`design/flow/config.mk`:
```
export PLATFORM = sky130hd
export DESIGN_NAME = cpu
export DESIGN_NICKNAME = cpu
export VERILOG_FILES = /design/flow/design.v
export SDC_FILE = /design/flow/constraint.sdc
export NUM_CORES = 4
export LEC_CHECK = 0
export CAP_MARGIN = 20
export CELL_PAD_IN_SITES_DETAIL_PLACEMENT = 1
export CORE_MARGIN = 2
export CORE_UTILIZATION = 49
export GPL_TIMING_DRIVEN = 0
export MIN_ROUTING_LAYER = met2
export PLACE_DENSITY = 0.46
export SETUP_SLACK_MARGIN = 3.14
export SLEW_MARGIN = 20
```
`design/flow/constraint.sdc`:
```
create_clock -name core_clock -period 11.5 [get_ports {clk}]
set_input_delay 2.3000 -clock core_clock [delete_from_list [all_inputs] [get_ports {clk}]]
set_output_delay 2.3000 -clock core_clock [all_outputs]
set_load 0.01 [all_outputs]
```
`design/flow/run.sh`:
```
#!/bin/bash
# the make line also repeats each setting of config.mk as NAME=value (left out here)
make -C /OpenROAD-flow-scripts/flow DESIGN_CONFIG=/design/flow/config.mk WORK_HOME=/design/flow/orfs CLKGATE_MAP_FILE= finish
```
`design/flow/design.v`:
```
module alu#(
  parameter WIDTH = 16
) (
  input [WIDTH-1:0] a,
  input [WIDTH-1:0] b,
  input cond,
  input [5:0] sel,
  output [WIDTH-1:0] out
);
assign out = alu(a, b, cond, sel);
function [WIDTH-1:0] alu(
  input [WIDTH-1:0] a,
  input [WIDTH-1:0] b,
  input cond,
  input [5:0] sel);
begin
  logic [WIDTH-1:0] add;
  logic [WIDTH:0] sub;
  logic of;
  logic zf;
  logic sf;  
  logic lt;  
  logic cf;  
  logic signed [WIDTH-1:0] sb;
  add = b + a;
  sub = b - a;
  of = is_overflow(a[15], b[15], sub[15]);
  zf = sub == {WIDTH{1'b0}};
  sf = sub[15];
  lt = sf ^ of;
  cf = sub[16];
  sb = b;
  casex (sel)
    6'b0000xx: alu = a + sel[1:0];
    6'b000100: alu = ~a;
    6'b0001x1: alu = a ^ 16'h8000;
    6'b000110: alu = a | (a[7] ? 16'hff00 : 16'd0);
    6'b001xxx: alu = b;
    6'b010000: alu = b & a;
    6'b010001: alu = b | a;
    6'b01001x: alu = b ^ a;
    6'b010100: alu = b >> a;
    6'b010101: alu = sb >>> a;
    6'b010110: alu = b << a;
    6'b100000: alu = add;
    6'b100001: alu = sub;
    6'b100010: alu = b * a;
    6'b101000: alu = {{WIDTH-1{1'b0}}, zf};
    6'b101001: alu = {{WIDTH-1{1'b0}}, ~zf};
    6'b101010: alu = lt;
    6'b101011: alu = lt | zf;
    6'b101100: alu = cf;
    6'b101101: alu = cf | zf;
    6'b11xxx0: alu = cond ? a : add;
    6'b11xxx1: alu = cond ? add : a;
    default:   alu = {WIDTH{1'b0}};
  endcase
end
endfunction
function is_overflow(input a, input b, input b_sub_a);
begin
  is_overflow = (b & ~a & ~b_sub_a) | (~b & a & b_sub_a);
end
endfunction
endmodule
module stack#(
  parameter WIDTH = 16,
  parameter DEPTH = 16
) (
  input rst,
  input clk,
  input pop,
  input push,
  input load,
  input [WIDTH-1:0] data_in,
  output [WIDTH-1:0] data0,
  output [WIDTH-1:0] data1
);
logic [WIDTH-1:0] data[0:DEPTH-1];
assign data0 = data[0];
assign data1 = data[1];
integer i;
always @(posedge clk, posedge rst) begin
  if (rst)
    for (i = 0; i < DEPTH; i = i+1) data[i] <= {WIDTH{1'b0}};
  else begin
    if (load)
      data[0] <= data_in;
    else if (pop)
      data[0] <= data[1];
    else if (push)
      data[0] <= {WIDTH{1'b0}};
    if (pop) begin
      for (i = 1; i < DEPTH-1; i = i+1) data[i] <= data[i + 1];
      data[DEPTH-1] <= {WIDTH{1'b0}};
    end
    else if (push) begin
      for (i = 1; i < DEPTH; i = i+1) data[i] <= data[i - 1];
    end
  end
end
endmodule
module signalizer(
  input rst,
  input clk,
  output phase_decode,
  output phase_exec,
  output phase_rdmem,
  output phase_fetch
);
logic reg1, reg2;
assign phase_decode = ~reg1 & ~reg2;
assign phase_exec   =  reg1 & ~reg2;
assign phase_rdmem  =  reg1 &  reg2;
assign phase_fetch  = ~reg1 &  reg2;
always @(posedge clk, posedge rst) begin
  if (rst) begin
    reg1 <= 1'b1;
    reg2 <= 1'b1;
  end else begin
    reg1 <= ~reg2;
    reg2 <= reg1;
  end
end
endmodule
module decoder(
  input [17:0] insn,
  output sign,
  output [15:0] imm_mask,
  output [2:0] src_a,
  output [1:0] src_b,
  output [5:0] alu_sel,
  output wr_stk1,
  output pop,
  output push,
  output load_stk,
  output load_fp,
  output load_gp,
  output load_ip,
  output load_isr,
  output cpop,
  output cpush,
  output byt,
  output dmem_ren,
  output dmem_wen,
  output set_ien, clear_ien,
  output call,
  output pmem_wenh, pmem_wenl
);
assign imm_mask = calc_imm_mask(insn[17:14]);
assign {sign, src_a, src_b, alu_sel,
  load_stk, load_fp, load_gp, load_ip, load_isr,
  push, pop, cpush, cpop,
  wr_stk1, byt, dmem_ren, dmem_wen,
  set_ien, clear_ien, call, pmem_wenh, pmem_wenl} = decode(insn);
function [29:0] decode(input [17:0] insn);
  logic sign;
  logic [2:0] src_a;
  logic [1:0] pp;
  logic [4:0] load;
  sign = insn[11];
  src_a = {1'b0, insn[13:12]};
  pp = insn[7:6];
  load = src_a === 3'h3;
  decode = 30'd0;
  casex (insn)
    18'b11_xxxx_xxxx_xxxx_xxxx:  
      decode = {1'b0, 3'h0, 2'h1,  6'h0f,     18'b10000_1000_0000_00_000};
    18'b00_00xx_xxxx_xxxx_xxxx:  
      decode = {sign, 3'h3,   2'h1,  6'h20,   18'b00010_0010_0000_00_100};
    18'b00_0100_xxxx_xxxx_xxxx:  
      decode = {sign, 3'h3,   2'h1,  6'h20,   18'b00010_0000_0000_00_000};
    18'b00_0101_xxxx_xxxx_xxxx:  
      decode = {sign, src_a, 2'h1,  6'h20,   18'b01000_0000_0000_00_000};
    18'b00_0110_xxxx_xxxx_xxxx:  
      decode = {sign, 3'h3,   2'h1,  6'h30,  18'b00010_0100_0000_00_000};
    18'b00_1000_xxxx_xxxx_xxxx:  
      decode = {1'b0, src_a, 2'h1,  6'h0f,     18'b10000_1000_0110_00_000};
    18'b00_10xx_xxxx_xxxx_xxxx:  
      decode = {1'b0, src_a, 2'h1,  6'h20,   18'b10000_1000_0110_00_000};
    18'b00_1100_xxxx_xxxx_xxxx:  
      decode = {1'b0, src_a, 2'h1,  6'h0f,     18'b00000_0100_0101_00_000};
    18'b00_11xx_xxxx_xxxx_xxxx:  
      decode = {1'b0, src_a, 2'h1,  6'h20,   18'b00000_0100_0101_00_000};
    18'b01_0000_xxxx_xxxx_xxx0:  
      decode = {1'b0, src_a, 2'h1,  6'h0f,     18'b10000_1000_0010_00_000};
    18'b01_00xx_xxxx_xxxx_xxx0:  
      decode = {1'b0, src_a, 2'h1,  6'h20,   18'b10000_1000_0010_00_000};
    18'b01_0000_xxxx_xxxx_xxx1:  
      decode = {1'b0, src_a, 2'h1,  6'h0f,     18'b00000_0100_0001_00_000};
    18'b01_00xx_xxxx_xxxx_xxx1:  
      decode = {1'b0, src_a, 2'h1,  6'h20,   18'b00000_0100_0001_00_000};
    18'b01_01xx_xxxx_xxxx_xxxx:  
      decode = {1'b0, src_a, 2'h1,  6'h20,   18'b10000_1000_0000_00_000};
    18'b01_11xx_0xxx_xxxx_xxxx:  
      decode = {1'b0, 3'h0, 2'h0, insn[5:0],  18'b10000_0000_0000_00_000 | (pp << 11)};
    18'b01_11xx_1xxx_xx00_0x00:  
      decode = {1'b0, 3'h4, 2'h1,  6'h00,     18'b00010_0001_0000_00_000};
    18'b01_11xx_1xxx_xx00_0x01:  
      decode = {1'b0, 3'h0, 2'h1,  6'h00,     18'b00010_0110_0000_00_100};
    18'b01_11xx_1xxx_xx00_0x10:  
      decode = {1'b0, 3'h4, 2'h1,  6'h00,     18'b01000_0001_0000_00_000};
    18'b01_11xx_1xxx_xx00_0x11:  
      decode = {1'b0, 3'h1,   2'h1,  6'h00,     18'b00000_0010_0000_00_000};
    18'b01_11xx_1xxx_xx00_10x0:  
      decode = {1'b0, 3'h0, 2'h1,  6'h00,     18'b10000_0000_0010_00_000};
    18'b01_11xx_1xxx_xx00_1100:  
      decode = {1'b0, 3'h0, 2'h1,  6'h00,     18'b10000_0100_1001_00_000};
    18'b01_11xx_1xxx_xx00_1110:  
      decode = {1'b0, 3'h0, 2'h1,  6'h00,     18'b00000_0100_1001_00_000};
    18'b01_11xx_1xxx_xx00_10x1:  
      decode = {1'b0, 3'h0, 2'h1,  6'h00,     18'b10000_0000_0110_00_000};
    18'b01_11xx_1xxx_xx00_1101:  
      decode = {1'b0, 3'h0, 2'h1,  6'h00,     18'b10000_0100_1101_00_000};
    18'b01_11xx_1xxx_xx00_1111:  
      decode = {1'b0, 3'h0, 2'h1,  6'h00,     18'b00000_0100_1101_00_000};
    18'b01_11xx_1xxx_xxx1_xx0x:  
      decode = {1'b0, 3'h3,   2'h2,  6'h0f,     18'b00010_0010_0000_00_000};
    18'b01_11xx_1xxx_xxx1_xx1x:  
      decode = {1'b0, 3'h4, 2'h1,  6'h00,     18'b00010_0001_0000_10_000};
    18'b01_11xx_1xxx_xx1x_x000:  
      decode = {1'b0, 3'h0, 2'h1,  6'h00,     18'b01000_0100_0000_00_000};
    18'b01_11xx_1xxx_xx1x_x001:  
      decode = {1'b0, 3'h0, 2'h1,  6'h00,     18'b00100_0100_0000_00_000};
    18'b01_11xx_1xxx_xx1x_x010:  
      decode = {1'b0, 3'h0, 2'h1,  6'h00,     18'b00001_0100_0000_00_000};
    18'b01_11xx_1xxx_xx1x_x100:  
      decode = {1'b0, 3'h0, 2'h1,  6'h00,     18'b10000_0100_1000_00_010};
    18'b01_11xx_1xxx_xx1x_x101:  
      decode = {1'b0, 3'h0, 2'h1,  6'h00,     18'b10000_0100_1000_00_001};
  endcase
endfunction
function [15:0] calc_imm_mask(input [3:0] op);
begin
  casex (op)
    4'b11xx: calc_imm_mask = 16'hffff;  
    4'b0000: calc_imm_mask = 16'h3fff;  
    4'b0100: calc_imm_mask = 16'h0ffe;  
    default: calc_imm_mask = 16'h0fff;  
  endcase
end
endfunction
endmodule
module signals(
  input rst,
  input clk,
  input irq,
  input [17:0] insn,
  output sign,
  output [15:0] imm_mask,
  output [2:0] src_a_sel,
  output [1:0] src_b_sel,
  output [5:0] alu_sel,
  output wr_stk1,
  output pop,
  output push,
  output load_stk,
  output load_fp,
  output load_gp,
  output load_ip,
  output load_insn,
  output load_isr,
  output cpop,
  output cpush,
  output byt,
  output dmem_ren,
  output dmem_wen,
  output set_ien, clear_ien,
  output [1:0] phase,
  output pmem_wenh, pmem_wenl
);
logic src_a_fp, src_a_gp, src_a_ip, src_a_cstk;
assign src_a_sel = src_a_fp ? 3'h1
                   : src_a_gp ? 3'h2
                   : src_a_ip ? 3'h3
                   : src_a_cstk ? 3'h4
                   : 3'h0;
assign src_a_fp = phase_half & (insn_src_a === 3'h1) & ~irq_pend;
assign src_a_gp = phase_half & (insn_src_a === 3'h2) & ~irq_pend;
assign src_a_ip = ~phase_half | (insn_src_a === 3'h3) | irq_pend | (insn_call & phase_decode);
assign src_a_cstk = phase_half & (insn_src_a === 3'h4) & ~irq_pend;
assign src_b_sel = irq_pend ? 2'h2 : insn_src_b;
assign alu_sel = phase_exec ? (irq_pend ? 6'h0f : insn_alu_sel) : phase_fetch ? 6'h01 : 6'h00;
assign pop = (insn_pop & ~irq_pend) & phase_exec;
assign push = (insn_push & ~irq_pend) & (insn_dmem_ren ? phase_rdmem : phase_exec);
assign load_stk = (insn_stk & ~irq_pend) & (insn_dmem_ren ? phase_rdmem : phase_exec);
assign load_fp = (insn_fp & ~irq_pend) & phase_exec;
assign load_gp = (insn_gp & ~irq_pend) & phase_exec;
assign load_ip = reload_ip | (phase_fetch & ~irq  );
assign load_insn = phase_fetch;
assign load_isr = (insn_isr & ~irq_pend) & phase_exec;
assign cpop = (insn_cpop & ~irq_pend) & phase_exec;
assign cpush = (insn_cpush | irq_pend) & phase_decode;
assign byt = (insn_byt & ~irq_pend);
assign dmem_ren = phase_rdmem & insn_dmem_ren;
assign dmem_wen = (insn_dmem_wen & ~irq_pend) & phase_exec;
assign set_ien = (insn_set_ien & ~irq_pend) & phase_exec;
assign clear_ien = (insn_clear_ien | irq_pend) & phase_exec;
assign phase = phase_decode ? 2'd0
             : phase_exec ? 2'd1
             : phase_rdmem ? 2'd2 : 2'd3;
assign pmem_wenh = (insn_pmem_wenh & ~irq_pend) & phase_exec;
assign pmem_wenl = (insn_pmem_wenl & ~irq_pend) & phase_exec;
logic phase_decode, phase_exec, phase_rdmem, phase_fetch, irq_pend;
signalizer signalizer(.*);
logic [2:0] insn_src_a;
logic [1:0] insn_src_b;
logic [5:0] insn_alu_sel;
logic insn_pop, insn_push, insn_stk, insn_fp, insn_gp, insn_ip, insn_isr,
  insn_cpop, insn_cpush, insn_byt, insn_dmem_ren, insn_dmem_wen,
  insn_set_ien, insn_clear_ien, insn_call, insn_pmem_wenh, insn_pmem_wenl;
decoder decoder(
  .insn(insn),
  .sign(sign),
  .imm_mask(imm_mask),
  .src_a(insn_src_a),
  .src_b(insn_src_b),
  .alu_sel(insn_alu_sel),
  .wr_stk1(wr_stk1),
  .pop(insn_pop),
  .push(insn_push),
  .load_stk(insn_stk),
  .load_fp(insn_fp),
  .load_gp(insn_gp),
  .load_ip(insn_ip),
  .load_isr(insn_isr),
  .cpop(insn_cpop),
  .cpush(insn_cpush),
  .byt(insn_byt),
  .dmem_ren(insn_dmem_ren),
  .dmem_wen(insn_dmem_wen),
  .set_ien(insn_set_ien),
  .clear_ien(insn_clear_ien),
  .call(insn_call),
  .pmem_wenh(insn_pmem_wenh),
  .pmem_wenl(insn_pmem_wenl)
);
logic reload_ip;
assign reload_ip = (insn_ip | irq_pend) & phase_exec;
logic phase_half;
assign phase_half = phase_decode | phase_exec;
always @(posedge rst, posedge clk) begin
  if (rst)
    irq_pend <= 1'b0;
  else if (phase_fetch)
    irq_pend <= irq;
end
endmodule
module cpu#(
  parameter CLOCK_HZ = 27_000_000
) (
  input  rst,
  input  clk,
  input  irq,
  output dmem_ren,  
  output dmem_wen,  
  output dmem_byt,  
  output [14-1:0] dmem_addr,
  input  [15:0] dmem_rdata,  
  output [15:0] dmem_wdata,  
  output pmem_wenh, pmem_wenl,
  output [14-1:0] pmem_addr,
  input  [17:0] pmem_rdata,  
  output [17:0] pmem_wdata   
);
logic sign, wr_stk1, pop, push,
  load_stk, load_fp, load_gp, load_ip, load_isr, cpop, cpush,
  irq_masked, ien, set_ien, clear_ien, load_insn;
logic [2:0] src_a_sel;
logic [1:0] src_b_sel;
logic [1:0] phase;
logic [5:0] alu_sel;
logic [15:0] stack0, stack1, stack_in, cstack0,
             alu_out, src_a, src_b, imm_mask, dmem_wdata_raw;
logic [15:0] fp, gp, ip, isr;
logic [14-1:0] dmem_addr_d;
logic [17:0] insn;
assign src_a = src_a_sel === 3'h1   ? fp
             : src_a_sel === 3'h2   ? gp
             : src_a_sel === 3'h3   ? ip
             : src_a_sel === 3'h4 ? cstack0
             : stack0;
assign src_b = src_b_sel === 2'd0 ? stack1
               : src_b_sel === 2'd1 ? mask_imm(insn[15:0], imm_mask, sign)
               : isr;
assign stack_in = dmem_ren ? byte_format(dmem_rdata, dmem_byt, dmem_addr_d[0]) : alu_out;
assign dmem_addr = alu_out[14-1:0];
assign dmem_wdata_raw = wr_stk1 ? stack1 : stack0;
assign dmem_wdata = dmem_addr[0] ? {dmem_wdata_raw[7:0], 8'd0} : dmem_wdata_raw;
assign pmem_addr = alu_out[14-1:0];
assign pmem_wdata = {dmem_wdata_raw[1:0], dmem_wdata_raw};
assign irq_masked = ien & irq;
alu alu(
  .a(src_a),
  .b(src_b),
  .cond(stack0[0]),
  .sel(alu_sel),
  .out(alu_out)
);
stack stack(
  .rst(rst),
  .clk(clk),
  .pop(pop),
  .push(push),
  .load(load_stk),
  .data_in(stack_in),
  .data0(stack0),
  .data1(stack1)
);
stack cstack(
  .rst(rst),
  .clk(clk),
  .pop(cpop),
  .push(cpush),
  .load(cpush),
  .data_in(alu_out),
  .data0(cstack0)
);
signals signals(
  .rst(rst),
  .clk(clk),
  .irq(irq_masked),
  .insn(insn),
  .sign(sign),
  .imm_mask(imm_mask),
  .src_a_sel(src_a_sel),
  .src_b_sel(src_b_sel),
  .alu_sel(alu_sel),
  .wr_stk1(wr_stk1),
  .pop(pop),
  .push(push),
  .load_stk(load_stk),
  .load_fp(load_fp),
  .load_gp(load_gp),
  .load_ip(load_ip),
  .load_insn(load_insn),
  .load_isr(load_isr),
  .cpop(cpop),
  .cpush(cpush),
  .byt(dmem_byt),
  .dmem_ren(dmem_ren),
  .dmem_wen(dmem_wen),
  .set_ien(set_ien),
  .clear_ien(clear_ien),
  .phase(phase),
  .pmem_wenh(pmem_wenh),
  .pmem_wenl(pmem_wenl)
);
always @(posedge clk, posedge rst) begin
  if (rst)
    fp <= 16'h4000;
  else if (load_fp)
    fp <= alu_out;
end
always @(posedge clk, posedge rst) begin
  if (rst)
    gp <= 16'h0100;
  else if (load_gp)
    gp <= alu_out;
end
always @(posedge clk, posedge rst) begin
  if (rst)
    ip <= 16'h0;
  else if (load_ip)
    ip <= alu_out;
end
always @(posedge clk, posedge rst) begin
  if (rst)
    isr <= 16'd0;
  else if (load_isr)
    isr <= alu_out;
end
always @(posedge clk, posedge rst) begin
  if (rst)
    insn <= 18'd0;
  else if (load_insn)
    insn <= pmem_rdata;
end
always @(posedge clk, posedge rst) begin
  if (rst)
    dmem_addr_d <= 14'd0;
  else
    dmem_addr_d <= dmem_addr;
end
always @(posedge clk, posedge rst) begin
  if (rst)
    ien <= 1'b1;
  else if (set_ien)
    ien <= 1'b1;
  else if (clear_ien)
    ien <= 1'b0;
end
function [15:0] byte_format(input [15:0] val16, input dmem_byt, input addr1);
begin
  if (~dmem_byt)
    byte_format = val16;
  else begin
    if (addr1)
      byte_format = val16 >> 8;
    else
      byte_format = val16 & 16'h00ff;
  end
end
endfunction
function [15:0] mask_imm(input [15:0] imm16, input [15:0] imm_mask, input sign);
begin
  logic [5:0] sign_bits;
  logic [15:0] masked;
  sign_bits = 6'b111111 ^ imm_mask[15:10];
  masked = imm16 & imm_mask;
  mask_imm = sign ? (masked | (sign_bits << 10)) : masked;
end
endfunction
endmodule
```
==> results of run 1 <==
==> through the flow <==
stage / cell area (um2) / setup WS, ns / hold WS (ns) / cells / TNS [ns]
after floorplan: 38810 / 1.035 / 0.3533 / 4531 / 0
after global placement: 41150 / -3.037 / 0.3539 / 5674 / -1739.45
after detailed placement: 41820 / -1.284 / 0.3579 / 5707 / -21.49
after CTS: 47380 / 0.2241 / 0.3301 / 6001 / 0
==> timing repair <==
action,CTS
cloned,2
pin swaps,89
buffers inserted,168
endpoints found under the setup margin,122
gates resized,496
endpoints found under the hold margin,0
==> routing by layer <==
layer  GRT usage [%]  overflow
met2           91.76       177
met3           98.30       460
met1               -         -
met5           86.25        88
met4           75.57       166
==> impl_metrics.csv, run 1 <==
group,metric,value,unit
floorplan,dieHeight,283.6,um
logic_synthesis,yosysCellCount,4531,
place,place.gp.congestion,1.073,
floorplan,die_w,283.6,um
logic_synthesis,area_leaders,"dfrtp_1 39%, nand2_1 9.8%, mux2i_1 7.4%, o21ai_0 4.7%, nor2_1 4.4%",
floorplan,ios,104,
clock_tree,cts_buffers,68,
logic_synthesis,synth.avg_cell_area,8.452,um2
logic_synthesis,async_flop_share,100.0,%
global_route,overflow,891,
logic_synthesis,synthTopCellsByCount,"1001 x nand2_1, 594 x dfrtp_1, 444 x nor2_1",
logic_synthesis,yosysChipArea,0.03830,mm2
logic_synthesis,floorplan.nets,4735,
logic_synthesis,mux_share,9.301,%
logic_synthesis,ys_sh_adder,7.083,%
clock_tree,clock_path_buffers,3,
logic_synthesis,synth_warnings,7,
logic_synthesis,ff_type,"dfrtp_1",
logic_synthesis,top_logic_kind,"simple AND/OR/NAND/NOR gates",
place,io_buffers,103,
logic_synthesis,syn-instance-count,4531,
clock_tree,ctsHoldBuffers,0,
logic_synthesis,simple_gate_share,19.11,%
logic_synthesis,yosysTopAreaCell,"dfrtp_1",
logic_synthesis,aoi_share,17.86,%
outcome,toolErrorMsg,"[ERROR GRT-0116] Global routing finished with congestion. Check the congestion regions in the DRC Viewer.",
logic_synthesis,yosysMostFrequentCell,"nand2_1",
global_route,grtUsageTotal,90.44,%
logic_synthesis,synth_top_area_share,38.81,%
outcome,status,"aborted with a tool error",
logic_synthesis,ys_types,115,
logic_synthesis,ys.flops,599,
floorplan,die_area,0.08041,mm2
floorplan,core_area,0.07747,mm2
logic_synthesis,netlist_area,0.03830,mm2
place,dpl.hpwl,137600,um
clock_tree,htree_levels,3,
logic_synthesis,edf_count,0,
logic_synthesis,xor_share,1.506,%
logic_synthesis,ys_seq_share,39.16,%
clock_tree,cts.sinks,599,
floorplan,initial_core_util,49.44,%
outcome,outcome.stop_stage,"global routing (5_1_grt)",
floorplan,rows,102,
clock_tree,root_buffer,"clkbuf_16",
==> run 2, diff against run 1 <==
- ABC_AREA: default -> 1
- CAP_MARGIN: 20 -> 10
- CELL_PAD_IN_SITES_DETAIL_PLACEMENT: 1 -> 0
- CORE_ASPECT_RATIO: default -> 1.0
- CORE_UTILIZATION: 49 -> 70
- GPL_ROUTABILITY_DRIVEN: default -> 0
- GPL_TIMING_DRIVEN: 0 -> default
- MAX_ROUTING_LAYER: default -> met4
- MIN_ROUTING_LAYER: met2 -> default
- PLACE_DENSITY: 0.46 -> default
- SETUP_SLACK_MARGIN: 3.14 -> default
- TNS_END_PERCENT: default -> 80
- clock period: 11.5 -> 9.19 ns (I/O delays scaled with it)
==> run 2 against run 1 <==
The layout now fails its checks (negative setup slack). Area after synthesis is 1.9% higher. Synthesized cell count increased by 16%. Die area down 28%.
==> impl_metrics.csv, run 2 <==
group,metric,value,unit
floorplan,ios,104,
critical_path,crit_arrival,8.89,ns
logic_synthesis,aoi_share,22.07,%
place,placedCellCount,6090,
layout,final_cells,6296,
layout,comb_area,0.02027,mm2
logic_synthesis,ys_types,68,
routing,wl_met1,46740,um
clock_tree,cts.sinks,599,
clock_tree,clk_transition_reported_paths,0.06,ns
min_path,whs_endpoint,"stack.data[15][15]$_DFFE_PP0P_",
layout,finish.utilization,83.95,%
min_path,hold_depth,2,
routing,drt_iter0_drc,6161,
critical_path,worst-path-stages,38,
floorplan,die_w,240.1,um
sta,setup_ws,-1.541,ns
routing,remaining_drc_errors,0,
logic_synthesis,simple_gate_share,18.28,%
global_route,grt_pass1_wl,187600,um
floorplan,core_area,0.05509,mm2
routing,drt_wl_total,127900,um
logic_synthesis,synth_top_area_share,38.10,%
logic_synthesis,async_flop_share,100.0,%
logic_synthesis,edf_count,0,
logic_synthesis,yosysTopAreaCell,"dfrtp_1",
logic_synthesis,synth.avg_cell_area,7.394,um2
critical_path,crit_path_end_kind,"output pin",
clock_tree,htree_levels,3,
routing,drt_pass1_iterations,14,
logic_synthesis,synth_warnings,7,
floorplan,die_area,0.05763,mm2
logic_synthesis,area_leaders,"dfrtp_1 38%, o21ai_0 12%, nand2_1 10%, inv_1 8.6%, o211ai_1 5.4%",
sta,tightestPinTransition,1.161,ns
critical_path,cp_data_required_time,7.35,ns
sta,finalHoldViolations,0,
logic_synthesis,ys_seq_share,38.44,%
routing,route.met2.wl,53950,um
critical_path,start_kind,"flop",
global_route,antenna_found_initial,10,
global_route,grt_max_degree,325,
clock_tree,cts_buffers,66,
critical_path,path_class,"flop to output pin",
clock_tree,cts_tree,"done",
clock_tree,root_buffer,"clkbuf_16",
routing,vias,39680,
floorplan,dieHeight,240.1,um
layout,n_fill_cell,3373,
global_route,overflow,0,
critical_path,crit_start,"insn[15]$_DFFE_PP0P_",
critical_path,r2r_end,"cstack.data[0][14]$_DFFE_PP0P_",
clock_tree,ctsHoldBuffers,0,
logic_synthesis,mux_share,0.9013,%
critical_path,reg2regPathDepth,45,
logic_synthesis,synthTopCellsByCount,"1046 x nand2_1, 937 x o21ai_0, 890 x inv_1",
logic_synthesis,yosysChipArea,0.03901,mm2
routing,detail_route.wl_per_cell,20.31,um
routing,route.met3.wl,17130,um
logic_synthesis,ys_sh_adder,6.954,%
min_path,hold_class,"flop to flop",
critical_path,r2r_slack,-0.06,ns
sta,finalClockPeriodUsage,116.8,%
sta,rsz0062_at_grt,"true",
logic_synthesis,xor_share,0.6511,%
logic_synthesis,yosysCellCount,5276,
routing,antenna_left,0,
clock_tree,clk_latency,0.63,ns
routing,top_layer_used,"met4",
critical_path,worst_path_max_delay_cell,"fa_1",
layout,syn2layout_area_growth,18.56,%
logic_synthesis,yosysMostFrequentCell,"nand2_1",
logic_synthesis,floorplan.nets,5480,
place,dpl.hpwl,81150,um
min_path,hold_start,"stack.data[15][15]$_DFFE_PP0P_",
outcome,so_faults,"negative setup slack",
clock_tree,clock_path_buffers,3,
place,io_buffers,103,
routing,via_per_inst,6.302,
sta,fmax,93.19,MHz
critical_path,crit_top_cell,"fa_1",
layout,seq_area,0.01500,mm2
critical_path,cpLargestDelayFamily,"adder cells",
critical_path,slowest_delay,0.67,ns
sta,final_max_slew_viol_count,0,
sta,slew_headroom,22.34,%
sta,tns,-18.16,ns
flow_run,maxCapViolCount,0,
critical_path,critPathMaxFanout,6,
global_route,grt_pass1_vias,35710,
sta,min_period,10.73,ns
logic_synthesis,ff_type,"dfrtp_1",
critical_path,critPathBufInv,9,
sta,finalClockSkew,0.03187,ns
logic_synthesis,ys.flops,599,
floorplan,initial_core_util,70.81,%
logic_synthesis,netlist_area,0.03901,mm2
flow_run,warning_count,88,
global_route,grtUsageTotal,42.82,%
sta,finalSetupViolations,31,
logic_synthesis,syn-instance-count,5276,
floorplan,rows,86,
layout,nNetsFinal,5688,
outcome,status,"complete, but fails checks",
critical_path,cp-endpoint,"pmem_addr[11]",
critical_path,reg2reg_from,"insn[15]$_DFFE_PP0P_",
logic_synthesis,top_logic_kind,"AND-OR/OR-AND gates",
## run 2: through the flow
step                      hold slack [ns]  setup WS (ns)  area [um2]
after floorplan                    0.3608        -0.8132       39010
after global placement             0.4609        -0.7803       41900
after detailed placement           0.4650        -0.9371       41910
after CTS                          0.4815        -0.8149       44880
after global routing               0.5086         -1.567       46240
final                              0.4851         -1.541       46250
## run 2: per-layer routing
metal / track usage, % / up-vias
li1: - / 17650
met1: 53.75 / 18340
met2: 60.76 / 2751
met3: 14.25 / 935
met4: 24.43 / 0
met5: - / -
## run 2: cell type report
cell class	count	area share, %
sequential	599	32.43
antenna	12	0.06493
multi-input combinational	3417	43.83
inverter	926	7.648
tap	748	2.024
timing repair buffer	474	8.941
clock buffer	92	4.085
clock inverter	28	0.9712
## run 2: timing repair
item,in CTS,in global routing
resized,175,279
endpoints found under the setup margin,38,42
pin swaps,53,124
gates cloned,2,1
buffers inserted,32,43
==> run 3, diff against run 2 <==
- ABC_AREA: 1 -> default
- CELL_PAD_IN_SITES_DETAIL_PLACEMENT: 0 -> 1
- CELL_PAD_IN_SITES_GLOBAL_PLACEMENT: default -> 1
- CORE_MARGIN: 2 -> 8
- CORE_UTILIZATION: 70 -> 71
- GPL_TIMING_DRIVEN: default -> 0
- HOLD_SLACK_MARGIN: default -> -0.05
- MIN_ROUTING_LAYER: default -> met2
- PLACE_DENSITY_LB_ADDON: default -> 0.09
- SLEW_MARGIN: 20 -> 25
- TNS_END_PERCENT: 80 -> 40
- clock period: 9.19 -> 17.4 ns (I/O delays scaled with it)
==> run 3 against run 2 <==
Synthesized cell count fell by 14%. Area after synthesis shrank 1.8%. The flow now stops in global placement without I/O (3_1_place_gp_skip_io). Die area grew 6.9%.
==> impl_metrics.csv, run 3 <==
group,metric,value,unit
logic_synthesis,synth.avg_cell_area,8.452,um2
logic_synthesis,yosysMostFrequentCell,"nand2_1",
logic_synthesis,syn-instance-count,4531,
logic_synthesis,ff_type,"dfrtp_1",
floorplan,die_w,248.3,um
floorplan,die_area,0.06163,mm2
floorplan,rows,85,
logic_synthesis,floorplan.nets,4735,
logic_synthesis,yosysCellCount,4531,
logic_synthesis,netlist_area,0.03830,mm2
logic_synthesis,synthTopCellsByCount,"1001 x nand2_1, 594 x dfrtp_1, 444 x nor2_1",
outcome,status,"aborted with a tool error",
logic_synthesis,yosysChipArea,0.03830,mm2
logic_synthesis,ys_types,115,
logic_synthesis,xor_share,1.506,%
outcome,outcome.stop_stage,"global placement without I/O (3_1_place_gp_skip_io)",
logic_synthesis,ys.flops,599,
floorplan,initial_core_util,71.45,%
logic_synthesis,yosysTopAreaCell,"dfrtp_1",
logic_synthesis,synth_top_area_share,38.81,%
logic_synthesis,aoi_share,17.86,%
logic_synthesis,ys_seq_share,39.16,%
logic_synthesis,ys_sh_adder,7.083,%
logic_synthesis,simple_gate_share,19.11,%
logic_synthesis,mux_share,9.301,%
logic_synthesis,edf_count,0,
logic_synthesis,synth_warnings,7,
logic_synthesis,top_logic_kind,"simple AND/OR/NAND/NOR gates",
outcome,toolErrorMsg,"[ERROR FLW-0024] Place density exceeds 1.0 (current PLACE_DENSITY_LB_ADDON =  0.09). Please check if the value of  PLACE_DENSITY_LB_ADDON is between 0 and 0.99.",
floorplan,dieHeight,248.3,um
floorplan,core_area,0.05360,mm2
logic_synthesis,area_leaders,"dfrtp_1 39%, nand2_1 9.8%, mux2i_1 7.4%, o21ai_0 4.7%, nor2_1 4.4%",
logic_synthesis,async_flop_share,100.0,%
==> run 4, diff against run 3 <==
- CAP_MARGIN: 10 -> 20
- CELL_PAD_IN_SITES_DETAIL_PLACEMENT: 1 -> default
- CELL_PAD_IN_SITES_GLOBAL_PLACEMENT: 1 -> default
- CORE_ASPECT_RATIO: 1.0 -> 0.71
- CORE_MARGIN: 8 -> 2
- CORE_UTILIZATION: 71 -> 72
- CTS_CLUSTER_DIAMETER: default -> 376
- CTS_CLUSTER_SIZE: default -> 14
- GPL_ROUTABILITY_DRIVEN: 0 -> default
- GPL_TIMING_DRIVEN: 0 -> default
- HOLD_SLACK_MARGIN: -0.05 -> 0.29
- MAX_ROUTING_LAYER: met4 -> default
- MIN_ROUTING_LAYER: met2 -> default
- PLACE_DENSITY: default -> 0.37
- PLACE_DENSITY_LB_ADDON: 0.09 -> default
- SETUP_SLACK_MARGIN: default -> 1.29
- SLEW_MARGIN: 25 -> 20
- TNS_END_PERCENT: 40 -> default
- clock period: 17.4 -> 4.51 ns (I/O delays scaled with it)
==> run 4 against run 3 <==
The flow stops in global routing (5_1_grt). Die area down 11%. Area after synthesis unchanged. Synthesized cell count unchanged.
==> impl_metrics.csv, run 4 <==
group,metric,value,unit
outcome,status,"aborted with a tool error",
outcome,outcome.stop_stage,"global routing (5_1_grt)",
outcome,toolErrorMsg,"[ERROR DRT-9419] Inst _4208_ not found in insts_set_",
floorplan,initial_core_util,72.58,%
clock_tree,root_buffer,"clkbuf_16",
place,place.gp.congestion,1.157,
place,io_buffers,103,
logic_synthesis,simple_gate_share,19.11,%
place,dp_slack,-4.604,ns
logic_synthesis,ys_sh_adder,7.083,%
clock_tree,cts_buffers,48,
floorplan,die_area,0.05508,mm2
logic_synthesis,yosysTopAreaCell,"dfrtp_1",
logic_synthesis,floorplan.nets,4735,
clock_tree,cts.sinks,599,
logic_synthesis,xor_share,1.506,%
logic_synthesis,syn-instance-count,4531,
logic_synthesis,mux_share,9.301,%
floorplan,core_area,0.05277,mm2
clock_tree,ctsHoldBuffers,0,
logic_synthesis,synthTopCellsByCount,"1001 x nand2_1, 594 x dfrtp_1, 444 x nor2_1",
logic_synthesis,edf_count,0,
clock_tree,clock_path_buffers,3,
floorplan,rows,71,
logic_synthesis,async_flop_share,100.0,%
clock_tree,htree_levels,2,
logic_synthesis,ff_type,"dfrtp_1",
logic_synthesis,top_logic_kind,"simple AND/OR/NAND/NOR gates",
logic_synthesis,ys_seq_share,39.16,%
logic_synthesis,yosysCellCount,4531,
floorplan,dieHeight,198.3,um
logic_synthesis,aoi_share,17.86,%
logic_synthesis,area_leaders,"dfrtp_1 39%, nand2_1 9.8%, mux2i_1 7.4%, o21ai_0 4.7%, nor2_1 4.4%",
logic_synthesis,synth.avg_cell_area,8.452,um2
floorplan,ios,104,
logic_synthesis,netlist_area,0.03830,mm2
logic_synthesis,synth_warnings,7,
logic_synthesis,yosysMostFrequentCell,"nand2_1",
logic_synthesis,ys.flops,599,
logic_synthesis,synth_top_area_share,38.81,%
place,dpl.hpwl,99150,um
logic_synthesis,ys_types,115,
floorplan,die_w,277.7,um
logic_synthesis,yosysChipArea,0.03830,mm2
-- run 4: through the flow --
stage	utilization (%)	instances	TNS (ns)	cell area [um2]	hold slack (ns)
3_3_place_gp	85.73	5673	-420.75	45240	0.4552
4_1_cts	90.82	5791	-405.08	47930	0.4737
2_1_floorplan	-	4531	-3010.77	39440	0.3533
3_5_place_dp	85.73	5673	-444.98	45240	0.4618
-- run 4: timing repair --
action,4_1_cts
pin swaps,79
gates resized,313
setup endpoints to repair,562
gates cloned,4
setup buffers,47
==> run 5, diff against run 4 <==
- ABC_AREA: default -> 1
- CAP_MARGIN: 20 -> 10
- CELL_PAD_IN_SITES_DETAIL_PLACEMENT: default -> 0
- CORE_ASPECT_RATIO: 0.71 -> 1.0
- CORE_UTILIZATION: 72 -> 58
- CTS_CLUSTER_DIAMETER: 376 -> default
- CTS_CLUSTER_SIZE: 14 -> default
- GPL_ROUTABILITY_DRIVEN: default -> 0
- HOLD_SLACK_MARGIN: 0.29 -> default
- MAX_ROUTING_LAYER: default -> met4
- PLACE_DENSITY: 0.37 -> default
- PLACE_DENSITY_LB_ADDON: default -> 0.09
- SETUP_SLACK_MARGIN: 1.29 -> default
- TNS_END_PERCENT: default -> 80
- clock period: 4.51 -> 11.2 ns (I/O delays scaled with it)
==> run 5 against run 4 <==
The run now finishes clean. Area after synthesis rose by 1.9%. Die area rose by 26%. Synthesized cell count rose by 16%.
==> impl_metrics.csv, run 5 <==
group,metric,value,unit
clock_tree,clock_path_buffers,3,
logic_synthesis,synth_warnings,7,
logic_synthesis,synth.avg_cell_area,7.394,um2
critical_path,slowest_delay,0.51,ns
logic_synthesis,floorplan.nets,5480,
outcome,status,"complete, no violations",
critical_path,cp_data_required_time,8.96,ns
logic_synthesis,ff_type,"dfrtp_1",
global_route,grt_max_degree,303,
critical_path,crit_path_end_kind,"output pin",
min_path,hold_start,"signals.signalizer.reg1$_DFF_PP1_",
floorplan,die_w,263.3,um
sta,finalClockPeriodUsage,98.23,%
sta,finalHoldViolations,0,
logic_synthesis,yosysMostFrequentCell,"nand2_1",
routing,antenna_left,0,
critical_path,start_kind,"flop",
sta,tightestPinTransition,1.151,ns
routing,remaining_drc_errors,0,
logic_synthesis,synth_top_area_share,38.10,%
logic_synthesis,ys_seq_share,38.44,%
logic_synthesis,syn-instance-count,5276,
layout,stdcell_area,0.04291,mm2
clock_tree,root_buffer,"clkbuf_16",
critical_path,critPathMaxFanout,9,
critical_path,reg2regPathDepth,47,
layout,syn2layout_area_growth,10.00,%
routing,via_per_inst,5.874,
sta,fmax,90.90,MHz
floorplan,dieHeight,263.3,um
layout,comb_area,0.01931,mm2
sta,tns,0,ns
critical_path,worst-path-stages,40,
sta,setup_ws,0.1985,ns
routing,drt_pass1_iterations,7,
min_path,whs_endpoint,"signals.signalizer.reg2$_DFF_PP1_",
routing,route.met2.wl,47640,um
clock_tree,cts.sinks,599,
place,placed_area,0.04034,mm2
logic_synthesis,netlist_area,0.03901,mm2
logic_synthesis,simple_gate_share,18.28,%
clock_tree,clk_latency,0.62,ns
sta,min_period,11.00,ns
layout,seq_area,0.01500,mm2
critical_path,cpLargestDelayFamily,"adder cells",
global_route,antenna_found_initial,1,
logic_synthesis,area_leaders,"dfrtp_1 38%, o21ai_0 12%, nand2_1 10%, inv_1 8.6%, o211ai_1 5.4%",
routing,route.met3.wl,11530,um
critical_path,worst_path_max_delay_cell,"fa_1",
sta,slew_headroom,23.26,%
critical_path,r2r_slack,2.15,ns
routing,top_layer_used,"met4",
routing,detail_route.wl_per_cell,18.30,um
sta,hold_slack,0.3812,ns
floorplan,die_area,0.06935,mm2
logic_synthesis,yosysTopAreaCell,"dfrtp_1",
place,io_buffers,103,
logic_synthesis,aoi_share,22.07,%
clock_tree,htree_levels,3,
logic_synthesis,xor_share,0.6511,%
routing,wl_met1,46740,um
critical_path,crit_arrival,8.76,ns
sta,final_max_slew_viol_count,0,
logic_synthesis,yosysCellCount,5276,
logic_synthesis,mux_share,0.9013,%
critical_path,crit_start,"insn[16]$_DFFE_PP0P_",
critical_path,cp-endpoint,"pmem_addr[12]",
critical_path,r2r_end,"stack.data[0][14]$_DFFE_PP0P_",
layout,nNetsFinal,5403,
global_route,overflow,0,
sta,finalClockSkew,0.03646,ns
place,dpl.hpwl,77450,um
routing,drt_wl_total,112000,um
place,placedCellCount,5992,
flow_run,warning_count,67,
logic_synthesis,top_logic_kind,"AND-OR/OR-AND gates",
critical_path,path_class,"flop to output pin",
place,dp_slack,0.3061,ns
floorplan,initial_core_util,58.29,%
flow_run,maxCapViolCount,0,
critical_path,reg2reg_from,"insn[16]$_DFFE_PP0P_",
layout,final_cells,6124,
global_route,grt_pass1_vias,33550,
critical_path,critPathBufInv,9,
min_path,hold_depth,0,
logic_synthesis,ys_sh_adder,6.954,%
routing,diodes,0,
clock_tree,clk_transition_reported_paths,0.05,ns
logic_synthesis,async_flop_share,100.0,%
min_path,hold_class,"flop to flop",
global_route,grt_pass1_wl,179500,um
routing,drt_iter0_drc,4519,
logic_synthesis,edf_count,0,
clock_tree,cts_tree,"done",
sta,finalSetupViolations,0,
layout,finish.utilization,64.12,%
clock_tree,cts_buffers,66,
logic_synthesis,ys_types,68,
logic_synthesis,synthTopCellsByCount,"1046 x nand2_1, 937 x o21ai_0, 890 x inv_1",
routing,vias,35970,
logic_synthesis,ys.flops,599,
global_route,grtUsageTotal,33.08,%
layout,n_fill_cell,6023,
floorplan,rows,95,
floorplan,core_area,0.06692,mm2
logic_synthesis,yosysChipArea,0.03901,mm2
floorplan,ios,104,
run 5: what timing repair did:
action	in CTS	in global routing
hold buffers	0	0
pin swaps	2	7
buffers inserted	2	7
gates cloned	1	2
gates resized	28	39
endpoints found under the setup margin	8	12
run 5: final cells by class:
class / count / share of cell area (%)
Tap cell: 873 / 2.545
Multi-Input combinational cell: 3418 / 45.01
Clock inverter: 23 / 0.7814
Inverter: 926 / 8.176
Sequential cell: 599 / 34.96
Clock buffer: 97 / 4.473
Timing Repair Buffer: 188 / 4.059
run 5: layer usage:
layer  GRT usage (%)  vias to the layer above
met1           45.29                    16850
li1                -                    17040
met2           47.49                     1651
met4           15.00                        0
met3           6.716                      429
met5               -                        -
==> run 6, diff against run 5 <==
- CAP_MARGIN: 10 -> 20
- CELL_PAD_IN_SITES_DETAIL_PLACEMENT: 0 -> 1
- CORE_ASPECT_RATIO: 1.0 -> default
- CORE_UTILIZATION: 58 -> 66
- CTS_CLUSTER_SIZE: default -> 25
- GPL_TIMING_DRIVEN: default -> 0
- MIN_ROUTING_LAYER: default -> met1
- PLACE_DENSITY: default -> 0.46
- PLACE_DENSITY_LB_ADDON: 0.09 -> default
- SETUP_SLACK_MARGIN: default -> 0.29
- TNS_END_PERCENT: 80 -> default
- clock period: 11.2 -> 6.74 ns (I/O delays scaled with it)
==> run 6 against run 5 <==
The run now fails in detailed placement (3_5_place_dp). Die area is 12% lower. Area after synthesis stayed put. Synthesized cell count stayed put.
==> impl_metrics.csv, run 6 <==
group,metric,value,unit
floorplan,initial_core_util,66.47,%
logic_synthesis,edf_count,0,
logic_synthesis,top_logic_kind,"AND-OR/OR-AND gates",
floorplan,core_area,0.05869,mm2
logic_synthesis,yosysTopAreaCell,"dfrtp_1",
floorplan,die_area,0.06107,mm2
logic_synthesis,yosysCellCount,5276,
logic_synthesis,async_flop_share,100.0,%
logic_synthesis,ys_seq_share,38.44,%
logic_synthesis,mux_share,0.9013,%
logic_synthesis,simple_gate_share,18.28,%
logic_synthesis,synth_warnings,7,
logic_synthesis,ys_types,68,
outcome,outcome.stop_stage,"detailed placement (3_5_place_dp)",
floorplan,die_w,247.1,um
logic_synthesis,netlist_area,0.03901,mm2
logic_synthesis,ys_sh_adder,6.954,%
logic_synthesis,aoi_share,22.07,%
logic_synthesis,area_leaders,"dfrtp_1 38%, o21ai_0 12%, nand2_1 10%, inv_1 8.6%, o211ai_1 5.4%",
floorplan,dieHeight,247.1,um
logic_synthesis,floorplan.nets,5480,
floorplan,rows,89,
logic_synthesis,synthTopCellsByCount,"1046 x nand2_1, 937 x o21ai_0, 890 x inv_1",
logic_synthesis,ff_type,"dfrtp_1",
logic_synthesis,synth_top_area_share,38.10,%
logic_synthesis,yosysMostFrequentCell,"nand2_1",
outcome,status,"aborted with a tool error",
logic_synthesis,syn-instance-count,5276,
outcome,toolErrorMsg,"[ERROR DPL-0033] detailed placement checks failed during check placement.",
floorplan,ios,104,
logic_synthesis,yosysChipArea,0.03901,mm2
logic_synthesis,ys.flops,599,
place,io_buffers,103,
logic_synthesis,xor_share,0.6511,%
logic_synthesis,synth.avg_cell_area,7.394,um2
-- run 6: stage by stage --
step / worst slack (ns)
3_3_place_gp: -6.493
2_1_floorplan: -2.773
==> run 7, diff against run 6 <==
- ABC_AREA: 1 -> 0
- CELL_PAD_IN_SITES_DETAIL_PLACEMENT: 1 -> default
- CORE_UTILIZATION: 66 -> 20
- CTS_CLUSTER_DIAMETER: default -> 329
- CTS_CLUSTER_SIZE: 25 -> default
- GPL_ROUTABILITY_DRIVEN: 0 -> 1
- GPL_TIMING_DRIVEN: 0 -> default
- HOLD_SLACK_MARGIN: default -> 0.08
- MAX_ROUTING_LAYER: met4 -> default
- MIN_ROUTING_LAYER: met1 -> default
- PLACE_DENSITY: 0.46 -> default
- PLACE_DENSITY_LB_ADDON: default -> 0.17
- SETUP_SLACK_MARGIN: 0.29 -> 2.95
- clock period: 6.74 -> 15.5 ns (I/O delays scaled with it)
==> run 7 against run 6 <==
Now clean on timing, DRC and antenna. Area after synthesis down 1.8%. Die area rose to 3.2 times the previous value. Synthesized cell count down 14%.
==> impl_metrics.csv, run 7 <==
group,metric,value,unit
outcome,status,"complete, no violations",
clock_tree,htree_levels,3,
routing,drt_iter0_drc,3051,
logic_synthesis,ff_type,"dfrtp_1",
place,place.gp.congestion,0.9449,
routing,antenna_left,0,
logic_synthesis,syn-instance-count,4531,
critical_path,worst-path-stages,29,
routing,remaining_drc_errors,0,
critical_path,cp_data_required_time,12.40,ns
floorplan,ios,104,
logic_synthesis,async_flop_share,100.0,%
routing,detail_route.wl_per_cell,20.71,um
clock_tree,cts_buffers,76,
logic_synthesis,area_leaders,"dfrtp_1 39%, nand2_1 9.8%, mux2i_1 7.4%, o21ai_0 4.7%, nor2_1 4.4%",
routing,route.met3.wl,6592,um
floorplan,dieHeight,441.6,um
min_path,whs_endpoint,"signals.signalizer.reg2$_DFF_PP1_",
logic_synthesis,synth.avg_cell_area,8.452,um2
place,dpl.hpwl,101200,um
clock_tree,cts.sinks,599,
floorplan,rows,160,
global_route,grt_pass1_vias,32480,
clock_tree,clock_path_buffers,3,
logic_synthesis,ys_seq_share,39.16,%
layout,finish.utilization,23.79,%
flow_run,warning_count,59,
critical_path,critPathMaxFanout,17,
layout,syn2layout_area_growth,18.12,%
critical_path,reg2regPathDepth,33,
critical_path,slowest_delay,0.51,ns
routing,diodes,0,
logic_synthesis,yosysChipArea,0.03830,mm2
global_route,grt_max_degree,278,
logic_synthesis,ys_sh_adder,7.083,%
min_path,hold_depth,0,
routing,wl_met1,66930,um
logic_synthesis,xor_share,1.506,%
routing,drt_pass1_iterations,7,
routing,via_per_inst,4.711,
global_route,grt_pass1_wl,219800,um
logic_synthesis,mux_share,9.301,%
critical_path,critPathBufInv,10,
routing,vias,33320,
floorplan,core_area,0.1902,mm2
logic_synthesis,synthTopCellsByCount,"1001 x nand2_1, 594 x dfrtp_1, 444 x nor2_1",
critical_path,cpLargestDelayFamily,"adder cells",
logic_synthesis,synth_top_area_share,38.81,%
logic_synthesis,simple_gate_share,19.11,%
logic_synthesis,synth_warnings,7,
sta,slew_headroom,16.53,%
layout,n_fill_cell,20840,
critical_path,start_kind,"flop",
place,io_buffers,103,
clock_tree,clk_transition_reported_paths,0.06,ns
layout,stdcell_area,0.04524,mm2
critical_path,worst_path_max_delay_cell,"fa_1",
global_route,antenna_found_initial,1,
sta,finalClockPeriodUsage,79.00,%
sta,min_period,12.25,ns
sta,rsz0062_at_grt,"true",
logic_synthesis,netlist_area,0.03830,mm2
sta,hold_slack,0.4270,ns
place,placed_area,0.04174,mm2
logic_synthesis,yosysTopAreaCell,"dfrtp_1",
critical_path,crit_top_cell,"fa_1",
sta,tightestPinTransition,1.241,ns
clock_tree,clk_latency,0.72,ns
clock_tree,cts_tree,"done",
sta,finalSetupViolations,0,
floorplan,initial_core_util,20.14,%
sta,finalHoldViolations,0,
floorplan,die_area,0.1950,mm2
routing,top_layer_used,"met4",
logic_synthesis,floorplan.nets,4735,
clock_tree,root_buffer,"clkbuf_16",
logic_synthesis,ys_types,115,
min_path,hold_class,"flop to flop",
sta,finalClockSkew,0.04107,ns
routing,drt_wl_total,146500,um
logic_synthesis,yosysCellCount,4531,
critical_path,r2r_slack,6.27,ns
critical_path,crit_path_end_kind,"output pin",
logic_synthesis,ys.flops,599,
logic_synthesis,edf_count,0,
sta,fmax,81.66,MHz
logic_synthesis,top_logic_kind,"simple AND/OR/NAND/NOR gates",
global_route,grtUsageTotal,14.78,%
global_route,overflow,0,
critical_path,crit_start,"insn[17]$_DFFE_PP0P_",
logic_synthesis,yosysMostFrequentCell,"nand2_1",
sta,final_max_slew_viol_count,0,
critical_path,cp-endpoint,"pmem_addr[13]",
layout,nNetsFinal,4708,
min_path,hold_start,"signals.signalizer.reg1$_DFF_PP1_",
logic_synthesis,aoi_share,17.86,%
sta,tns,0,ns
critical_path,reg2reg_from,"insn[17]$_DFFE_PP0P_",
critical_path,path_class,"flop to output pin",
critical_path,crit_arrival,9.15,ns
routing,route.met2.wl,64360,um
critical_path,r2r_end,"stack.data[0][15]$_DFFE_PP0P_",
flow_run,maxCapViolCount,0,
floorplan,die_w,441.6,um
run 7: layer usage:
metal,vias to the layer above,global-route usage (%)
met5,-,0
met4,0,7.922
met3,261,2.128
met2,849,22.55
met1,16580,20.11
li1,15630,-
run 7: area by class of cell:
cell class	instances	area (um2)	share of cell area, %
well taps	2511	3142	6.945
clock inverters	30	404.1	0.8934
multi-input cells	3383	21400	47.31
flip-flops and latches	599	15020	33.20
repair buffers	253	2386	5.274
clock buffers	106	2135	4.718
inverters	191	752.0	1.662
run 7: through the flow:
stage                     instances  setup WS [ns]
final                          7073          3.255
after global routing           7073          2.917
after CTS                      7053          2.944
after detailed placement       6876          2.549
after global placement         6876          2.625
after floorplan                4531          4.235
run 7: timing repair:
item                                    in CTS  in global routing
gates resized                               84                 34
endpoints found under the setup margin      34                 14
pin swaps                                   15                 11
buffers inserted                            41                 18
hold buffers                                 0                  0
==> run 8, diff against run 7 <==
- ABC_AREA: 0 -> 1
- CAP_MARGIN: 20 -> 15
- CORE_UTILIZATION: 20 -> 69
- CTS_CLUSTER_DIAMETER: 329 -> default
- CTS_CLUSTER_SIZE: default -> 36
- GPL_ROUTABILITY_DRIVEN: 1 -> default
- HOLD_SLACK_MARGIN: 0.08 -> default
- PLACE_DENSITY_LB_ADDON: 0.17 -> default
- SETUP_SLACK_MARGIN: 2.95 -> 0.21
- clock period: 15.5 -> 8.78 ns (I/O delays scaled with it)
==> run 8 against run 7 <==
Now fails the layout checks on negative setup slack. Clock skew increased by 0.040 ns. Area after synthesis increased by 1.9%. Via count increased by 20%. Critical endpoint unchanged. Highest routed layer is now met5.
==> impl_metrics.csv, run 8 <==
group,metric,value,unit
logic_synthesis,mux_share,0.9013,%
floorplan,rows,87,
critical_path,path_class,"flop to output pin",
logic_synthesis,area_leaders,"dfrtp_1 38%, o21ai_0 12%, nand2_1 10%, inv_1 8.6%, o211ai_1 5.4%",
critical_path,start_kind,"flop",
routing,vias,40090,
layout,syn2layout_area_growth,18.37,%
global_route,antenna_found_initial,3,
global_route,grt_pass1_wl,214000,um
routing,drt_iter0_drc,5781,
logic_synthesis,syn-instance-count,5276,
logic_synthesis,ys_sh_adder,6.954,%
global_route,grtUsageTotal,46.29,%
logic_synthesis,synth_warnings,7,
critical_path,r2r_slack,0.21,ns
min_path,hold_start,"stack.data[0][4]$_DFFE_PP0P_",
floorplan,dieHeight,241.8,um
logic_synthesis,ff_type,"dfrtp_1",
layout,finish.utilization,82.21,%
sta,min_period,10.12,ns
logic_synthesis,ys_seq_share,38.44,%
logic_synthesis,synth.avg_cell_area,7.394,um2
layout,seq_area,0.01500,mm2
critical_path,reg2reg_from,"insn[17]$_DFFE_PP0P_",
min_path,hold_depth,2,
critical_path,r2r_end,"stack.data[0][14]$_DFFE_PP0P_",
sta,tns,-17.87,ns
logic_synthesis,netlist_area,0.03901,mm2
floorplan,die_area,0.05846,mm2
logic_synthesis,ys.flops,599,
layout,comb_area,0.02013,mm2
clock_tree,cts.sinks,599,
sta,finalSetupViolations,34,
clock_tree,clock_path_buffers,3,
global_route,overflow,0,
logic_synthesis,ys_types,68,
logic_synthesis,xor_share,0.6511,%
critical_path,critPathBufInv,9,
layout,final_cells,6323,
critical_path,crit_arrival,8.36,ns
logic_synthesis,synth_top_area_share,38.10,%
outcome,status,"complete, but fails checks",
min_path,hold_class,"flop to flop",
logic_synthesis,async_flop_share,100.0,%
sta,finalClockSkew,0.08112,ns
critical_path,cp_data_required_time,7.02,ns
routing,drt_wl_total,139100,um
layout,nNetsFinal,5723,
sta,fmax,98.84,MHz
sta,slew_headroom,25.12,%
layout,n_fill_cell,3378,
routing,remaining_drc_errors,0,
logic_synthesis,yosysChipArea,0.03901,mm2
place,dpl.hpwl,90480,um
critical_path,worst-path-stages,42,
clock_tree,clk_transition_reported_paths,0.06,ns
floorplan,die_w,241.8,um
flow_run,maxCapViolCount,0,
flow_run,warning_count,70,
min_path,whs_endpoint,"stack.data[0][4]$_DFFE_PP0P_",
routing,diodes,0,
critical_path,crit_start,"insn[15]$_DFFE_PP0P_",
clock_tree,htree_levels,2,
logic_synthesis,synthTopCellsByCount,"1046 x nand2_1, 937 x o21ai_0, 890 x inv_1",
floorplan,initial_core_util,69.45,%
sta,rsz0062_at_grt,"true",
outcome,so_faults,"negative setup slack",
logic_synthesis,edf_count,0,
sta,tightestPinTransition,1.123,ns
place,placedCellCount,6125,
logic_synthesis,top_logic_kind,"AND-OR/OR-AND gates",
place,place.gp.congestion,1.045,
critical_path,cpLargestDelayFamily,"adder cells",
global_route,grt_max_degree,261,
logic_synthesis,yosysCellCount,5276,
critical_path,reg2regPathDepth,44,
logic_synthesis,floorplan.nets,5480,
sta,finalHoldViolations,0,
sta,setup_ws,-1.337,ns
critical_path,crit_path_end_kind,"output pin",
clock_tree,cts_tree,"done",
critical_path,slowest_delay,0.52,ns
sta,final_max_slew_viol_count,0,
logic_synthesis,simple_gate_share,18.28,%
routing,detail_route.wl_per_cell,22.00,um
clock_tree,root_buffer,"clkbuf_16",
floorplan,ios,104,
clock_tree,cts_buffers,59,
critical_path,worst_path_max_delay_cell,"fa_1",
routing,via_per_inst,6.341,
logic_synthesis,aoi_share,22.07,%
place,io_buffers,103,
routing,drt_pass1_iterations,9,
sta,hold_slack,0.4869,ns
sta,finalClockPeriodUsage,115.2,%
critical_path,critPathMaxFanout,6,
clock_tree,clk_latency,0.68,ns
global_route,grt_pass1_vias,38600,
floorplan,core_area,0.05617,mm2
critical_path,cp-endpoint,"pmem_addr[13]",
logic_synthesis,yosysTopAreaCell,"dfrtp_1",
routing,antenna_left,0,
logic_synthesis,yosysMostFrequentCell,"nand2_1",
[run 8: layout make-up]
class | count | share of cell area [%]
Tap cell | 756 | 2.049
Inverter | 926 | 7.676
Clock inverter | 22 | 0.7154
Multi-Input combinational cell | 3417 | 43.60
Clock buffer | 87 | 3.642
Timing Repair Buffer | 516 | 9.828
Sequential cell | 599 | 32.49
[run 8: metal layers]
metal  GRT usage (%)  up-vias  share of wire, %
met5          0.2451        -             0.030
met4           23.42        6               6.6
met3           11.78      666                12
met2           71.78     2841                44
met1           60.63    18890                37
li1                -    17690                 -
[run 8: timing repair]
action	in CTS	in global routing
gates cloned	6	0
endpoints found under the setup margin	43	45
buffers inserted	58	24
pin swaps	85	58
resized	364	87
hold buffers	0	0
[run 8: through the flow]
stage               area (um2)  setup slack, ns
floorplan                39230           -1.141
global placement         42350           -1.035
detailed placement       42360           -1.195
CTS                      45660           -1.102
global route             46180           -1.564
finish                   46180           -1.337
==> run 9, diff against run 8 <==
- CAP_MARGIN: 15 -> 25
- CORE_MARGIN: 2 -> 9
- CORE_UTILIZATION: 69 -> 66
- CTS_CLUSTER_SIZE: 36 -> default
- GPL_ROUTABILITY_DRIVEN: default -> 0
- MAX_ROUTING_LAYER: default -> met4
- PLACE_DENSITY_LB_ADDON: default -> 0.2
- SETUP_SLACK_MARGIN: 0.21 -> default
- SLEW_MARGIN: 20 -> 25
- clock period: 8.78 -> 13.1 ns (I/O delays scaled with it)
==> run 9 against run 8 <==
Largest cell class unchanged. First-iteration DRC count shrank 10%. Now clean on timing, DRC and antenna. Critical endpoint is now dmem_addr[13]. Area after synthesis is the same. Core utilization shrank 9.2 points.
==> impl_metrics.csv, run 9 <==
group,metric,value,unit
global_route,grt_pass1_wl,174300,um
layout,finish.utilization,72.96,%
sta,finalHoldViolations,0,
routing,detail_route.wl_per_cell,18.10,um
critical_path,reg2reg_from,"insn[1]$_DFFE_PP0P_",
routing,via_per_inst,6.079,
outcome,status,"complete, no violations",
sta,finalSetupViolations,0,
critical_path,worst-path-stages,42,
flow_run,maxCapViolCount,0,
logic_synthesis,floorplan.nets,5480,
sta,tns,0,ns
layout,syn2layout_area_growth,8.737,%
routing,vias,36380,
logic_synthesis,netlist_area,0.03901,mm2
global_route,overflow,0,
logic_synthesis,synthTopCellsByCount,"1046 x nand2_1, 937 x o21ai_0, 890 x inv_1",
critical_path,crit_path_end_kind,"output pin",
logic_synthesis,synth_top_area_share,38.10,%
logic_synthesis,top_logic_kind,"AND-OR/OR-AND gates",
logic_synthesis,syn-instance-count,5276,
critical_path,cp-endpoint,"dmem_addr[13]",
min_path,hold_class,"flop to flop",
sta,finalClockPeriodUsage,97.90,%
sta,rsz0062_at_grt,"false",
clock_tree,htree_levels,2,
floorplan,dieHeight,261.1,um
floorplan,rows,88,
global_route,grt_max_degree,339,
sta,tightestPinTransition,1.100,ns
min_path,hold_start,"signals.signalizer.reg1$_DFF_PP1_",
min_path,hold_depth,0,
floorplan,die_area,0.06818,mm2
place,io_buffers,103,
layout,nNetsFinal,5369,
logic_synthesis,aoi_share,22.07,%
flow_run,warning_count,81,
critical_path,critPathMaxFanout,18,
logic_synthesis,simple_gate_share,18.28,%
logic_synthesis,xor_share,0.6511,%
clock_tree,root_buffer,"clkbuf_16",
routing,remaining_drc_errors,0,
place,dpl.hpwl,73950,um
clock_tree,cts_buffers,61,
critical_path,crit_start,"insn[1]$_DFFE_PP0P_",
critical_path,crit_top_cell,"inv_1",
logic_synthesis,ff_type,"dfrtp_1",
logic_synthesis,mux_share,0.9013,%
critical_path,r2r_end,"cstack.data[0][13]$_DFFE_PP0P_",
logic_synthesis,synth.avg_cell_area,7.394,um2
logic_synthesis,ys.flops,599,
logic_synthesis,synth_warnings,7,
critical_path,cpLargestDelayFamily,"adder cells",
clock_tree,ctsHoldBuffers,0,
logic_synthesis,yosysTopAreaCell,"dfrtp_1",
floorplan,initial_core_util,67.10,%
floorplan,die_w,261.1,um
logic_synthesis,yosysMostFrequentCell,"nand2_1",
routing,drt_pass1_iterations,10,
sta,final_max_slew_viol_count,0,
routing,antenna_left,0,
critical_path,worst_path_max_delay_cell,"dfrtp_1",
clock_tree,cts_tree,"done",
clock_tree,cts.sinks,599,
sta,min_period,12.83,ns
logic_synthesis,edf_count,0,
critical_path,reg2regPathDepth,43,
clock_tree,clk_latency,0.66,ns
routing,drt_wl_total,108300,um
clock_tree,clk_transition_reported_paths,0.06,ns
min_path,whs_endpoint,"signals.signalizer.reg2$_DFF_PP1_",
logic_synthesis,yosysCellCount,5276,
global_route,grtUsageTotal,32.12,%
layout,final_cells,5985,
clock_tree,clock_path_buffers,3,
critical_path,cp_data_required_time,10.48,ns
global_route,grt_pass1_vias,33850,
critical_path,start_kind,"flop",
global_route,antenna_found_initial,2,
floorplan,core_area,0.05814,mm2
place,placedCellCount,5857,
logic_synthesis,yosysChipArea,0.03901,mm2
critical_path,r2r_slack,3.56,ns
sta,finalClockSkew,0.04045,ns
critical_path,crit_arrival,10.21,ns
critical_path,critPathBufInv,10,
routing,drt_iter0_drc,5195,
logic_synthesis,ys_sh_adder,6.954,%
sta,fmax,77.97,MHz
critical_path,path_class,"flop to output pin",
logic_synthesis,ys_seq_share,38.44,%
logic_synthesis,async_flop_share,100.0,%
critical_path,slowest_delay,0.61,ns
floorplan,ios,104,
logic_synthesis,area_leaders,"dfrtp_1 38%, o21ai_0 12%, nand2_1 10%, inv_1 8.6%, o211ai_1 5.4%",
sta,slew_headroom,26.69,%
logic_synthesis,ys_types,68,
layout,n_fill_cell,4591,
[run 9: cell type report]
type / instances / area, um2 / share of cell area, %
diodes: 4 / 10.01 / 0.02360
clock buffers: 92 / 1843 / 4.345
clock inverters: 22 / 356.6 / 0.8407
inverters: 926 / 3511 / 8.277
multi-input cells: 3415 / 19170 / 45.19
flip-flops and latches: 599 / 15000 / 35.35
well taps: 765 / 957.2 / 2.257
repair buffers: 162 / 1574 / 3.711
[run 9: metrics by stage]
step	setup slack (ns)	area (um2)	hold slack, ns
after global routing	0.01394	42420	0.3863
after floorplan	2.315	39010	0.3608
after global placement	1.381	39990	0.3689
after detailed placement	1.063	39990	0.3733
after CTS	0.3291	42190	0.3791
final	0.2747	42420	0.3772
[run 9: repair_timing]
action / CTS / global route
setup endpoints to repair: 0 / 4
setup buffers: 0 / 7
resized: 0 / 11
[run 9: metal layers]
layer  vias up  global-route usage, %  wire length [um]
met3       535                  8.249             12680
met5         -                      -                 0
met1     16860                  42.74             43890
met4         0                  15.86              6632
met2      2012                  45.34             45120
li1      16980                      -                 -
